== job 101 ==
// chip_to_symbol
module chip_to_symbol 
(
input logic         i_clk,
input logic         i_rst_n,
input logic         i_stream,
input logic         i_stream_valid,
output logic [3:0]  o_symbol,
output logic        o_symbol_valid       
);
Size: about 2900 cells after synthesis, about 0.024 mm² of cells after synthesis.
==> flow/config.mk <==
export PLATFORM = sky130hd
export DESIGN_NAME = chip_to_symbol
export DESIGN_NICKNAME = chip_to_symbol
export VERILOG_FILES = /design/flow/design.v
export SDC_FILE = /design/flow/constraint.sdc
export NUM_CORES = 4
export LEC_CHECK = 0
export ABC_AREA = 0
export CAP_MARGIN = 20
export CELL_PAD_IN_SITES_DETAIL_PLACEMENT = 0
export CELL_PAD_IN_SITES_GLOBAL_PLACEMENT = 0
export CORE_ASPECT_RATIO = 0.5
export CORE_MARGIN = 2
export CORE_UTILIZATION = 49
export CTS_CLUSTER_DIAMETER = 245
export CTS_CLUSTER_SIZE = 94
export GPL_ROUTABILITY_DRIVEN = 0
export GPL_TIMING_DRIVEN = 1
export PLACE_DENSITY = 0.39
export SLEW_MARGIN = 35
export TNS_END_PERCENT = 20
==> flow/constraint.sdc <==
create_clock -name core_clock -period 4.49 [get_ports {i_clk}]
set_input_delay 0.8980 -clock core_clock [delete_from_list [all_inputs] [get_ports {i_clk}]]
set_output_delay 0.8980 -clock core_clock [all_outputs]
set_load 0.01 [all_outputs]
run.sh (not shown) runs the stock make flow with config.mk's settings and CLKGATE_MAP_FILE=.
Finished, but not clean: job 101, with negative setup slack.
The inputs of job 102 differ from those of job 101 as listed below.
# job 101
export LEC_CHECK = 0
export ABC_AREA = 0
export CAP_MARGIN = 20
export CELL_PAD_IN_SITES_DETAIL_PLACEMENT = 0
export CELL_PAD_IN_SITES_GLOBAL_PLACEMENT = 0
export CORE_ASPECT_RATIO = 0.5
export CORE_MARGIN = 2
export CORE_UTILIZATION = 49
export CTS_CLUSTER_DIAMETER = 245
export CTS_CLUSTER_SIZE = 94
export GPL_ROUTABILITY_DRIVEN = 0
export GPL_TIMING_DRIVEN = 1
export PLACE_DENSITY = 0.39
export SLEW_MARGIN = 35
export TNS_END_PERCENT = 20
create_clock -name core_clock -period 4.49 [get_ports {i_clk}]
# job 102
export LEC_CHECK = 0
export ABC_AREA = 0
export CAP_MARGIN = 20
export CELL_PAD_IN_SITES_DETAIL_PLACEMENT = 0
export CELL_PAD_IN_SITES_GLOBAL_PLACEMENT = 0
export CORE_MARGIN = 2
export CORE_UTILIZATION = 72
export CTS_CLUSTER_DIAMETER = 366
export CTS_CLUSTER_SIZE = 22
export GPL_TIMING_DRIVEN = 1
export HOLD_SLACK_MARGIN = 0.29
export PLACE_DENSITY_LB_ADDON = 0.01
export SETUP_SLACK_MARGIN = 0.56
export SLEW_MARGIN = 35
create_clock -name core_clock -period 4.49 [get_ports {i_clk}]
[summary]
In the summary table, job 102 is marked failed, with error GRT-0232 raised in global routing. Diff job 101..job 102 | AND-OR/OR-AND share of the synthesized area | unchanged. Between job 102 and job 101, the difference in share of synthesized cell area in full adder, half adder and majority cells is negligible. On job 102: detailed placement HPWL is 4.4% lower than what job 101 gave. In job 102 relative to job 101, post-placement cell area had gone down by a few percent. Comparing post-CTS setup repair buffer count for job 102 and job 101, the smaller number came from job 101. Cell total after placement in job 102 vs job 101: down 258. Job 102 does better than job 101 on die size. Between job 102 and job 101, worst setup slack after placement is higher for job 102, job 101 comes in under that.
The inputs of job 103 differ from those of job 102 as listed below.
# job 102
export LEC_CHECK = 0
export ABC_AREA = 0
export CAP_MARGIN = 20
export CELL_PAD_IN_SITES_DETAIL_PLACEMENT = 0
export CELL_PAD_IN_SITES_GLOBAL_PLACEMENT = 0
export CORE_MARGIN = 2
export CORE_UTILIZATION = 72
export CTS_CLUSTER_DIAMETER = 366
export CTS_CLUSTER_SIZE = 22
export GPL_TIMING_DRIVEN = 1
export HOLD_SLACK_MARGIN = 0.29
export PLACE_DENSITY_LB_ADDON = 0.01
export SETUP_SLACK_MARGIN = 0.56
export SLEW_MARGIN = 35
create_clock -name core_clock -period 4.49 [get_ports {i_clk}]
# job 103
export LEC_CHECK = 0
export ABC_AREA = 0
export CAP_MARGIN = 20
export CELL_PAD_IN_SITES_DETAIL_PLACEMENT = 0
export CELL_PAD_IN_SITES_GLOBAL_PLACEMENT = 0
export CORE_MARGIN = 2
export CORE_UTILIZATION = 72
export CTS_CLUSTER_DIAMETER = 45
export CTS_CLUSTER_SIZE = 22
export GPL_TIMING_DRIVEN = 1
export HOLD_SLACK_MARGIN = -0.09
export PLACE_DENSITY_LB_ADDON = 0.29
export SETUP_SLACK_MARGIN = 0.56
export SLEW_MARGIN = 35
export TNS_END_PERCENT = 90
create_clock -name core_clock -period 4.49 [get_ports {i_clk}]
[summary]
- Ran to the end and failed final checks on negative setup slack: job 103.
- Job 102 did not finish: a tool error stopped it during global routing.
- Summary of job 103 over job 102: synthesized cell count did not really move; number of gates resized after cts increased by 18 relative to the old numbers; number of buffers inserted for hold repair after clock tree synthesis saw little to no change; I/O pin count did not really move.
The following lists how job 104 was set up differently from job 103:
# job 103
export LEC_CHECK = 0
export ABC_AREA = 0
export CAP_MARGIN = 20
export CELL_PAD_IN_SITES_DETAIL_PLACEMENT = 0
export CELL_PAD_IN_SITES_GLOBAL_PLACEMENT = 0
export CORE_MARGIN = 2
export CORE_UTILIZATION = 72
export CTS_CLUSTER_DIAMETER = 45
export CTS_CLUSTER_SIZE = 22
export GPL_TIMING_DRIVEN = 1
export HOLD_SLACK_MARGIN = -0.09
export PLACE_DENSITY_LB_ADDON = 0.29
export SETUP_SLACK_MARGIN = 0.56
export SLEW_MARGIN = 35
export TNS_END_PERCENT = 90
create_clock -name core_clock -period 4.49 [get_ports {i_clk}]
# job 104
export LEC_CHECK = 0
export ABC_AREA = 0
export CAP_MARGIN = 20
export CELL_PAD_IN_SITES_DETAIL_PLACEMENT = 0
export CELL_PAD_IN_SITES_GLOBAL_PLACEMENT = 0
export CORE_MARGIN = 2
export CORE_UTILIZATION = 72
export CTS_CLUSTER_DIAMETER = 378
export GPL_TIMING_DRIVEN = 1
export MAX_ROUTING_LAYER = met4
export PLACE_DENSITY = 0.6
export SLEW_MARGIN = 35
create_clock -name core_clock -period 3.02 [get_ports {i_clk}]
The flow ended early for job 104: it failed with a tool error in global routing.
Relative to job 103, the number of gates resized after cts of job 104 is lower by 31%.
Diff job 104..job 103 | synthesized instance count | unchanged
The HPWL after detailed placement in job 104 sits 18% above the value recorded for job 103.
Cell area after placement: job 104 vs job 103 up 13%
Reported for job 103 and job 104, area after synthesis turned out identical to the last digit.
Measured against job 104, the instance count after placement with tap cells included of job 103 comes out at 0.903 times the reference value.
On setup slack after placement: between job 103 and job 104, it ends up higher for job 103.
> inputs changed (job 104 -> job 105)
# job 104
export LEC_CHECK = 0
export ABC_AREA = 0
export CAP_MARGIN = 20
export CELL_PAD_IN_SITES_DETAIL_PLACEMENT = 0
export CELL_PAD_IN_SITES_GLOBAL_PLACEMENT = 0
export CORE_MARGIN = 2
export CORE_UTILIZATION = 72
export CTS_CLUSTER_DIAMETER = 378
export GPL_TIMING_DRIVEN = 1
export MAX_ROUTING_LAYER = met4
export PLACE_DENSITY = 0.6
export SLEW_MARGIN = 35
create_clock -name core_clock -period 3.02 [get_ports {i_clk}]
# job 105
export LEC_CHECK = 0
export ABC_AREA = 0
export CAP_MARGIN = 20
export CELL_PAD_IN_SITES_DETAIL_PLACEMENT = 0
export CELL_PAD_IN_SITES_GLOBAL_PLACEMENT = 0
export CORE_MARGIN = 2
export CORE_UTILIZATION = 72
export CTS_CLUSTER_DIAMETER = 45
export CTS_CLUSTER_SIZE = 22
export GPL_TIMING_DRIVEN = 1
export PLACE_DENSITY_LB_ADDON = 0.29
export SETUP_SLACK_MARGIN = -0.19
export SLEW_MARGIN = 35
create_clock -name core_clock -period 4.38 [get_ports {i_clk}]
Results
- Job 105 ran in full, but the layout does not pass; the checks complain about negative setup slack.
- Diff job 104..job 105 | average cell area after synthesis | unchanged
- Number of buffers inserted to repair setup after CTS (higher): job 104
- In terms of synthesized cell count, job 105 and job 104 differ only marginally.
- As far as number of buffers inserted during clock tree synthesis goes, job 104 and job 105 are indistinguishable; the numbers are identical.
- From job 104 to job 105, count of clock tree sinks did not move at all.
- Between job 105 and job 104, the routability congestion estimate is higher for job 104.
- [compare] base=job 104 new=job 105: placed standard-cell area shows a reduction of 9.3%, area of the die shows no meaningful change, cell row count shows no meaningful change.
